==> trial 32: inputs <==
==> flow/design.v (excerpt) <==
module triangle(clk, reset, nt, xi, yi, busy, po, xo, yo);
input        clk, reset, nt;
input  [2:0] xi, yi;
output       busy, po;
output [2:0] xo, yo;
reg busy, po;
reg [4:0] state, next_state;  
reg [6:0] x_cor[0:2];         
reg [6:0] y_cor[0:2];         
reg [1:0] s0_count;           
reg s1_count;                 
reg s2_count;                 
reg s7_count;                 
reg [4:0] horiz;              
reg [3:0] out_count;          
reg signed [8:0] a[0:1];      
reg signed [8:0] b[0:1];      
reg signed [8:0] c[0:1];      
reg [3:0] ep, save_ep;        
reg signed [7:0] value;       
reg [1:0] o_idx;              
reg [2:0] xo, yo;             
reg loc;                      
reg [3:0] start;              
parameter s0=5'd0,s1=5'd1,s2=5'd2,s3=5'd3,s4=5'd4,s5=5'd5,s6=5'd6,s7=5'd7;
integer i,j;
always @(posedge clk or posedge reset)begin
    if(reset) state<=s0;
    else state<=next_state;
end
always @(*)begin
    case(state)
        s0:next_state=(s0_count==2'd3)?s1:s0;
        s1:next_state=(s1_count==1'b1)?s2:s1;
        s2:next_state=(out_count==y_cor[0]||out_count==y_cor[1]||out_count==y_cor[2])?s5:((s2_count==1'b1)?((value==8'd0)?s5:((value[7]==1'b0)?s3:s4)):s2);
        s3:next_state=(o_idx==2'd2)?s5:s2;
        s4:next_state=(o_idx==2'd1)?s5:s2;
  ...
clock: 4.96 ns
lec_check: 0
abc_area: 1
cap_margin: 20
core_margin: 2
core_utilization: 72
cts_cluster_diameter: 27
cts_cluster_size: 10
place_density_lb_addon: 0.06
setup_slack_margin: 1.08
slew_margin: 20
tns_end_percent: 40
run.sh (not shown) runs the stock make flow with config.mk's settings and CLKGATE_MAP_FILE=.
==> inputs of trial 33, as changes to trial 32 <==
--- a/flow/config.mk
+++ b/flow/config.mk
@@ -11,6 +11,4 @@
 export CORE_UTILIZATION = 72
-export CTS_CLUSTER_DIAMETER = 27
-export CTS_CLUSTER_SIZE = 10
-export PLACE_DENSITY_LB_ADDON = 0.06
-export SETUP_SLACK_MARGIN = 1.08
+export CTS_CLUSTER_DIAMETER = 400
+export CTS_CLUSTER_SIZE = 95
 export SLEW_MARGIN = 20
==> flow/constraint.sdc (replaced) <==
create_clock -name core_clock -period 2.89 [get_ports {clk}]
set_input_delay 0.5780 -clock core_clock [delete_from_list [all_inputs] [get_ports {clk}]]
set_output_delay 0.5780 -clock core_clock [all_outputs]
set_load 0.01 [all_outputs]
==> results <==
Trial 32 finished with timing, DRC and antenna clean. Trial 33 ran to the end with violations: setup timing.
In synthesized cell count, trial 32 and trial 33 do not differ.
Between trial 32 and trial 33, the lower count of clock-buffer cells in the layout is in trial 32 (gap 1).
Between trial 33 and trial 32, the lower global-route usage is in trial 32 (gap 2.5 points).
Against trial 32, the non-clock buffer count of trial 33 is higher by 98.
Of trial 32 and trial 33, trial 33 has the higher final cell count (gap about 6%, measured against trial 33).
In trial 32 the sequential power is lower than in trial 33, by 42%.
Critical path depth is the same in trial 33 and trial 32.
Via count: trial 33 is larger than trial 32 (about 7%).
Against trial 33, the first-iteration DRC count of trial 32 is smaller by 13%.
Synthesized area is the same in trial 32 and trial 33.
In sequential cell count, trial 32 and trial 33 do not differ.
==> figures <==
quantity	trial 33	trial 32
Internal portion of total power	2.14 mW	1.24 mW
Final Skew	0.0135 ns	0.0120 ns
M1 wire length	11.0 mm	10.2 mm
Origin of the worst setup path	ep[3]	a[0][0]
Relative contribution of combinational cells to total power	2.6%	2.4%
Clock Buffer Count	10	9
Setup TNS Final	-10.13 ns	0 ns
Fill cell instance count of the final layout	710	943
Launch point of the worst reg-to-reg path	ep[3]	a[0][0]
Run status	complete, but fails checks	finished clean
Violated checks	setup timing	-
Endpoint of the worst-slack reg-to-reg timing path	value[6]	value[7]
Post-CTS Setup Bufs	8	18
Share of power burned in registers	52.6%	52.5%
Tool warnings	46	42
Worst IR Drop VDD	383 uV	269 uV
Area occupied by registers	2620 sq um	2620 sq um
Reg2reg setup slack	-1.60 ns	0.44 ns
Final RePlAce weighted congestion	0.943	0.907
Layout-stage area growth over the synthesis result	20.3%	10.1%
Overall Global Routing Usage	37.9%	35.4%
Dpl ws	-1.66 ns	0.323 ns
Placed Instance Area	11700 sq um	10700 sq um
Met3 wire len	1.87 mm	1.72 mm

---

==> build 14: inputs <==
Starting RTL as in the previous note.
==> flow/config.mk <==
export PLATFORM = sky130hd
export DESIGN_NAME = triangle
export DESIGN_NICKNAME = triangle
export VERILOG_FILES = /design/flow/design.v
export SDC_FILE = /design/flow/constraint.sdc
export NUM_CORES = 4
export LEC_CHECK = 0
export ABC_AREA = 1
export CAP_MARGIN = 20
export CORE_MARGIN = 2
export CORE_UTILIZATION = 72
export CTS_CLUSTER_DIAMETER = 29
export CTS_CLUSTER_SIZE = 30
export PLACE_DENSITY = 0.37
export SLEW_MARGIN = 0
==> flow/constraint.sdc <==
create_clock -name core_clock -period 2.63 [get_ports {clk}]
set_input_delay 0.5260 -clock core_clock [delete_from_list [all_inputs] [get_ports {clk}]]
set_output_delay 0.5260 -clock core_clock [all_outputs]
set_load 0.01 [all_outputs]
==> build 32: changes against build 14 <==
CTS_CLUSTER_DIAMETER = 25   (was 29)
CTS_CLUSTER_SIZE = 100   (was 30)
PLACE_DENSITY = not set   (was 0.37)
PLACE_DENSITY_LB_ADDON = 0.19   (was not set)
SETUP_SLACK_MARGIN = 0.89   (was not set)
SLEW_MARGIN = 20   (was 0)
==> flow/constraint.sdc (replaced) <==
create_clock -name core_clock -period 3.94 [get_ports {clk}]
set_input_delay 0.7880 -clock core_clock [delete_from_list [all_inputs] [get_ports {clk}]]
set_output_delay 0.7880 -clock core_clock [all_outputs]
set_load 0.01 [all_outputs]
==> comparison table <==
                                                                        build 14              build 32
Sequential Area                                                     0.00262 mm^2          0.00262 mm^2
Data required, critical path                                             2.89 ns               4.19 ns
Run status                                                       failed layout checks  failed layout checks
Reasons for failing layout checks                           negative setup slack  negative setup slack
Non-Clock Buffer Count                                                       156                   141
Power drawn by the clock network                                         1.38 mW              0.959 mW
Finish-stage setup viols                                                      18                     6
Met1 Resource Use GR                                                       46.8%                 49.2%
Number of OpenROAD warnings                                                   45                    43
CP Max Fanout                                                                  7                     5
Total power density per cell area                                    248 mW/mm^2           168 mW/mm^2
Violation count after the first detailed-routing iteration                   965                  1008
Routed vias/inst                                                            5.95                  6.09
WL per Instance                                                          19.3 um               20.4 um
Fin worst setup slack                                                   -1.89 ns             -0.605 ns
Global-route wire length before repair                                   45.5 mm               48.4 mm
Worst Setup Slack post-DPL                                              -1.88 ns             -0.617 ns
Post-route design area                                               0.0125 mm^2           0.0125 mm^2
Placer congestion estimate                                                 0.953                 0.959
Critical path startpoint                                            out_count[3]          out_count[0]
Post-DP Area                                                         0.0117 mm^2           0.0114 mm^2
Final period demand of the worst path                                    4.52 ns               4.54 ns
Combinational logic power                                              0.0864 mW             0.0539 mW
R2r endpoint                                                            value[7]              value[6]
Int Pwr                                                                  2.33 mW               1.61 mW
Min-Delay Endpoint                                                      state[4]              state[2]
Proportion of cell area occupied by registers                              20.9%                 21.1%
Flip-flop and latch power                                                1.63 mW               1.09 mW

---

==> trial 98: inputs <==
==> flow/design.v <==
`timescale 100ps/10ps
module triangle(clk, reset, nt, xi, yi, busy, po, xo, yo);
input        clk, reset, nt;
input  [2:0] xi, yi;
output       busy, po;
output [2:0] xo, yo;
reg busy, po;
reg [4:0] state, next_state;  
reg [6:0] x_cor[0:2];         
reg [6:0] y_cor[0:2];         
reg [1:0] s0_count;           
reg s1_count;                 
reg s2_count;                 
reg s7_count;                 
reg [4:0] horiz;              
reg [3:0] out_count;          
reg signed [8:0] a[0:1];      
reg signed [8:0] b[0:1];      
reg signed [8:0] c[0:1];      
reg [3:0] ep, save_ep;        
reg signed [7:0] value;       
reg [1:0] o_idx;              
reg [2:0] xo, yo;             
reg loc;                      
reg [3:0] start;              
parameter s0=5'd0,s1=5'd1,s2=5'd2,s3=5'd3,s4=5'd4,s5=5'd5,s6=5'd6,s7=5'd7;
integer i,j;
always @(posedge clk or posedge reset)begin
    if(reset) state<=s0;
    else state<=next_state;
end
always @(*)begin
    case(state)
        s0:next_state=(s0_count==2'd3)?s1:s0;
        s1:next_state=(s1_count==1'b1)?s2:s1;
        s2:next_state=(out_count==y_cor[0]||out_count==y_cor[1]||out_count==y_cor[2])?s5:((s2_count==1'b1)?((value==8'd0)?s5:((value[7]==1'b0)?s3:s4)):s2);
        s3:next_state=(o_idx==2'd2)?s5:s2;
        s4:next_state=(o_idx==2'd1)?s5:s2;
        s5:next_state=(out_count==y_cor[0]||out_count==y_cor[2])?s6:((loc==1'b0)?((out_count==y_cor[1])?((start==x_cor[1])?s6:s5):((start==ep)?s6:s5)):((start==x_cor[0])?s6:s5));
        s6:next_state=(out_count==y_cor[2])?s7:s2;
        s7:next_state=(s7_count==1'b1)?s0:s7;
        default:next_state=s0;
    endcase
end
always @(posedge clk or posedge reset)begin
    if(reset) busy<=1'b0;
    else begin
        if(state==s7&&s7_count==1'b1) busy<=1'b0;
        else if(state==s0&&s0_count==2'd0&&nt==1'b0) busy<=1'b0;
        else busy<=1'b1;
    end
end
always @(posedge clk or posedge reset)begin
    if(reset) s0_count<=2'd0;
    else begin
        if(state==s7) s0_count<=2'd0;
        else if(state==s0&&s0_count==2'd0&&nt==1'b0) s0_count<=2'd0;
        else s0_count<=s0_count+2'd1;
    end
end
always @(posedge clk or posedge reset)begin
    if(reset)begin
        s1_count<=1'b0;
    end
    else begin
        if(state==s1) s1_count<=1'b1;
        else s1_count<=1'b0;
    end
end
always @(posedge clk or posedge reset)begin
    if(reset)begin
        s2_count<=1'b0;
    end
    else begin
        if(state==s2) s2_count<=1'b1;
        else s2_count<=1'b0;
    end
end
always @(posedge clk or posedge reset)begin
    if(reset)begin
        s7_count<=1'b0;
    end
    else begin
        if(state==s7) s7_count<=1'b1;
        else s7_count<=1'b0;
    end
end
always @(posedge clk or posedge reset)begin
    if(reset)begin
        loc<=1'b0;
    end
    else begin
        if(state==s1)begin
            if(x_cor[1]>x_cor[0]) loc<=1'b0;
            else loc<=1'b1;
        end
    end
end
always @(posedge clk or posedge reset)begin
    if(reset)begin
        for(i=0;i<2;i=i+1)begin
            a[i]<=9'd0;
        end
    end
    else begin
        case(state)
            s1:begin
                if(loc==1'b0)begin
                    a[0]<=($signed(y_cor[1])-$signed(y_cor[0]));
                    a[1]<=($signed(y_cor[2])-$signed(y_cor[1]));
                end
                else begin
                    a[0]<=($signed(y_cor[1])-$signed(y_cor[0]));
                    a[1]<=(~($signed(y_cor[2])-$signed(y_cor[1])))+9'd1;
                end
            end
        endcase
    end
end
always @(posedge clk or posedge reset)begin
    if(reset)begin
        for(i=0;i<2;i=i+1)begin
            b[i]<=9'd0;
        end
    end
    else begin
        case(state)
            s1:begin
                if(loc==1'b0)begin
                    b[0]<=(~($signed(x_cor[1])-$signed(x_cor[0])))+9'd1;
                    b[1]<=(~($signed(x_cor[2])-$signed(x_cor[1])))+9'd1;
                end
                else begin
                    b[0]<=(~($signed(x_cor[1])-$signed(x_cor[0])))+9'd1;
                    b[1]<=($signed(x_cor[2])-$signed(x_cor[1]));
                end
            end
        endcase
    end
end
always @(posedge clk or posedge reset)begin
    if(reset)begin
        for(i=0;i<2;i=i+1)begin
            c[i]<=9'd0;
        end
    end
    else begin
        case(state)
            s1:begin
                if(loc==1'b0)begin
                    c[0]<=($signed(y_cor[0]*x_cor[1])-$signed(y_cor[1]*x_cor[0]));
                    c[1]<=($signed(y_cor[1]*x_cor[2])-$signed(y_cor[2]*x_cor[1]));
                end
                else begin
                    c[0]<=($signed(y_cor[0]*x_cor[1])-$signed(y_cor[1]*x_cor[0]));
                    c[1]<=(~($signed(y_cor[1]*x_cor[2])-$signed(y_cor[2]*x_cor[1])))+9'd1;
                end
            end
        endcase
    end
end
always @(posedge clk or posedge reset)begin
    if(reset)begin
        for(i=0;i<3;i=i+1)begin
            x_cor[i]<=7'd0;
        end
    end
    else begin
        case(state)
            s0:begin
                x_cor[s0_count]<=xi;
            end
        endcase
    end
end
always @(posedge clk or posedge reset)begin
    if(reset)begin
        for(i=0;i<3;i=i+1)begin
            y_cor[i]<=7'd0;
        end
    end
    else begin
        case(state)
            s0:begin
                y_cor[s0_count]<=yi;
            end
        endcase
    end
end
always @(posedge clk or posedge reset)begin
    if(reset) begin
        horiz<=5'd0;
    end
    else begin
        case(state)
            s1:begin
                horiz<=(x_cor[1]-x_cor[0]);
            end
        endcase
    end
end
always @(posedge clk or posedge reset)begin
    if(reset)begin
        out_count<=4'd0;
    end
    else begin
        case(state)
            s1:out_count<=y_cor[0];
            s6:out_count<=out_count+4'd1;
        endcase
    end
end
always @(posedge clk or posedge reset)begin
    if(reset)begin
        ep<=4'd0;
    end
    else begin
        if(loc==1'b0)begin
            if(state==s6) ep<=save_ep;
            else if(state==s3)begin
                if(out_count<y_cor[1])begin
                    if(o_idx==2'd2) ep<=ep;
                    else ep<=ep+4'd1;
                end
                else ep<=ep-4'd1;
            end
            else if(state==s4)begin
                if(out_count<y_cor[1]) ep<=ep-4'd1;
                else begin
                    if(o_idx==2'd1) ep<=ep;
                    else ep<=ep+4'd1;
                end
            end
            else ep<=ep;
        end
        else begin
            if(state==s6) ep<=save_ep;
            else if(state==s3)begin
                if(out_count<y_cor[1])begin
                    if(o_idx==2'd2) ep<=ep;
                    else ep<=ep-4'd1;
                end
                else ep<=ep+4'd1;
            end
            else if(state==s4)begin
                if(out_count<y_cor[1]) ep<=ep+4'd1;
                else begin
                    if(o_idx==2'd1) ep<=ep;
                    else ep<=ep-4'd1;
                end
            end
            else ep<=ep;
        end
    end
end
always @(posedge clk or posedge reset)begin
    if(reset)begin
        o_idx<=2'd0;
    end
    else begin
        if(state==s3) o_idx<=2'd1;
        else if(state==s4) o_idx<=2'd2;
        else if(state==s5) o_idx<=2'd0;
    end
end
always @(posedge clk or posedge reset)begin
    if(reset)begin
        save_ep<=4'd0;
    end
    else begin
        if(state==s1) save_ep<=(x_cor[0]+x_cor[1])>>1;
    end
end
always @(posedge clk or posedge reset)begin
    if(reset)begin
        value<=8'd0;
    end
    else begin
        if(state==s2) begin
            if(out_count==y_cor[0]||out_count==y_cor[1]||out_count==y_cor[2]) value<=8'd0;
            else if(out_count<y_cor[1]) begin
                value<=(a[0]*$signed(ep))+(b[0]*$signed(out_count))+c[0];
            end
            else begin
                value<=(a[1]*$signed(ep))+(b[1]*$signed(out_count))+c[1];
            end
        end
    end
end
always @(posedge clk or posedge reset)begin
    if(reset) po<=1'b0;
    else if(state==s5) po<=1'b1;
    else po<=1'b0;
end
always @(posedge clk)begin
    if(state==s5) start<=start+4'd1;
    else begin
        if(loc==1'b0) start<=x_cor[0];
        else begin
            if(out_count==y_cor[1]) start<=x_cor[1];
            else start<=ep;
        end
    end
end
always @(posedge clk or posedge reset)begin
    if(reset)begin
        xo<=3'd0;
    end
    else begin
        if(state==s5)begin
            if(out_count==y_cor[0]) xo<=x_cor[0];
            else if(out_count==y_cor[2]) xo<=x_cor[2];
            else xo<=start;
        end
    end
end
always @(posedge clk or posedge reset)begin
    if(reset)begin
        yo<=3'd0;
    end
    else begin
        if(state==s5)begin
            if(out_count==y_cor[0]) yo<=y_cor[0];
            else if(out_count==y_cor[2]) yo<=y_cor[2];
            else yo<=out_count;
        end
    end
end
endmodule
==> flow/run.sh <==
#!/bin/bash
# the make line also repeats each setting of config.mk as NAME=value (left out here)
make -C /OpenROAD-flow-scripts/flow DESIGN_CONFIG=/design/flow/config.mk WORK_HOME=/design/flow/orfs CLKGATE_MAP_FILE= finish
==> flow/config.mk <==
export PLATFORM = sky130hd
export DESIGN_NAME = triangle
export DESIGN_NICKNAME = triangle
export VERILOG_FILES = /design/flow/design.v
export SDC_FILE = /design/flow/constraint.sdc
export NUM_CORES = 4
export LEC_CHECK = 0
export ABC_AREA = 1
export CAP_MARGIN = 0
export CORE_ASPECT_RATIO = 0.92
export CORE_MARGIN = 2
export CORE_UTILIZATION = 72
export CTS_CLUSTER_DIAMETER = 50
export CTS_CLUSTER_SIZE = 64
export MAX_ROUTING_LAYER = met4
export PLACE_DENSITY_LB_ADDON = 0.02
export SETUP_SLACK_MARGIN = 0.5
export SLEW_MARGIN = 0
==> flow/constraint.sdc <==
create_clock -name core_clock -period 4.34 [get_ports {clk}]
set_input_delay 0.8680 -clock core_clock [delete_from_list [all_inputs] [get_ports {clk}]]
set_output_delay 0.8680 -clock core_clock [all_outputs]
set_load 0.01 [all_outputs]
==> inputs of build 96, as changes to trial 98 <==
- CAP_MARGIN: 0 -> 20
- CORE_ASPECT_RATIO: 0.92 -> default
- CTS_CLUSTER_DIAMETER: 50 -> default
- CTS_CLUSTER_SIZE: 64 -> 30
- MAX_ROUTING_LAYER: met4 -> default
- PLACE_DENSITY: default -> 0.82
- PLACE_DENSITY_LB_ADDON: 0.02 -> default
- SETUP_SLACK_MARGIN: 0.5 -> default
- SLEW_MARGIN: 0 -> 20
==> flow/constraint.sdc (replaced) <==
create_clock -name core_clock -period 4.16 [get_ports {clk}]
set_input_delay 0.8320 -clock core_clock [delete_from_list [all_inputs] [get_ports {clk}]]
set_output_delay 0.8320 -clock core_clock [all_outputs]
set_load 0.01 [all_outputs]
==> qor summary <==
|  | build 96 | trial 98 |
|---|---|---|
| Status | complete, but fails checks | complete, but fails checks |
| Reasons for failing layout checks | setup timing | setup timing |
| Standard-cell row count | 43 | 41 |
| Wirelength per Cell | 16.8 um | 16.5 um |
| Pwr/cell area | 169 nW/um^2 | 165 nW/um^2 |
| Worst IR drop on VDD | 0.296 mV | 0.267 mV |
| Half-perimeter wire length after detailed placement | 20400 um | 19500 um |
| Maximum achievable frequency | 0.220 GHz | 0.220 GHz |
| Met3 Wirelength | 1850 um | 1790 um |
| Final clock skew | 15.6 ps | 12.0 ps |
| Worst min-delay path endpoint | state[2] | o_idx[2] |
| Pre-antenna DRT Iters | 7 | 9 |
| Setup WS pre-CTS | -428 ps | -147 ps |
| Post-layout minimum cycle time | 4550 ps | 4540 ps |
| Fin cells | 1568 | 1531 |
| Placer Congestion | 0.970 | 0.927 |
| Post-route standard cell area excluding fillers | 11800 sq um | 11500 sq um |
| Setup slack on the worst flop-to-flop path | -390 ps | -200 ps |
Power figures rest on the tool's default switching activity, not on a simulated workload.
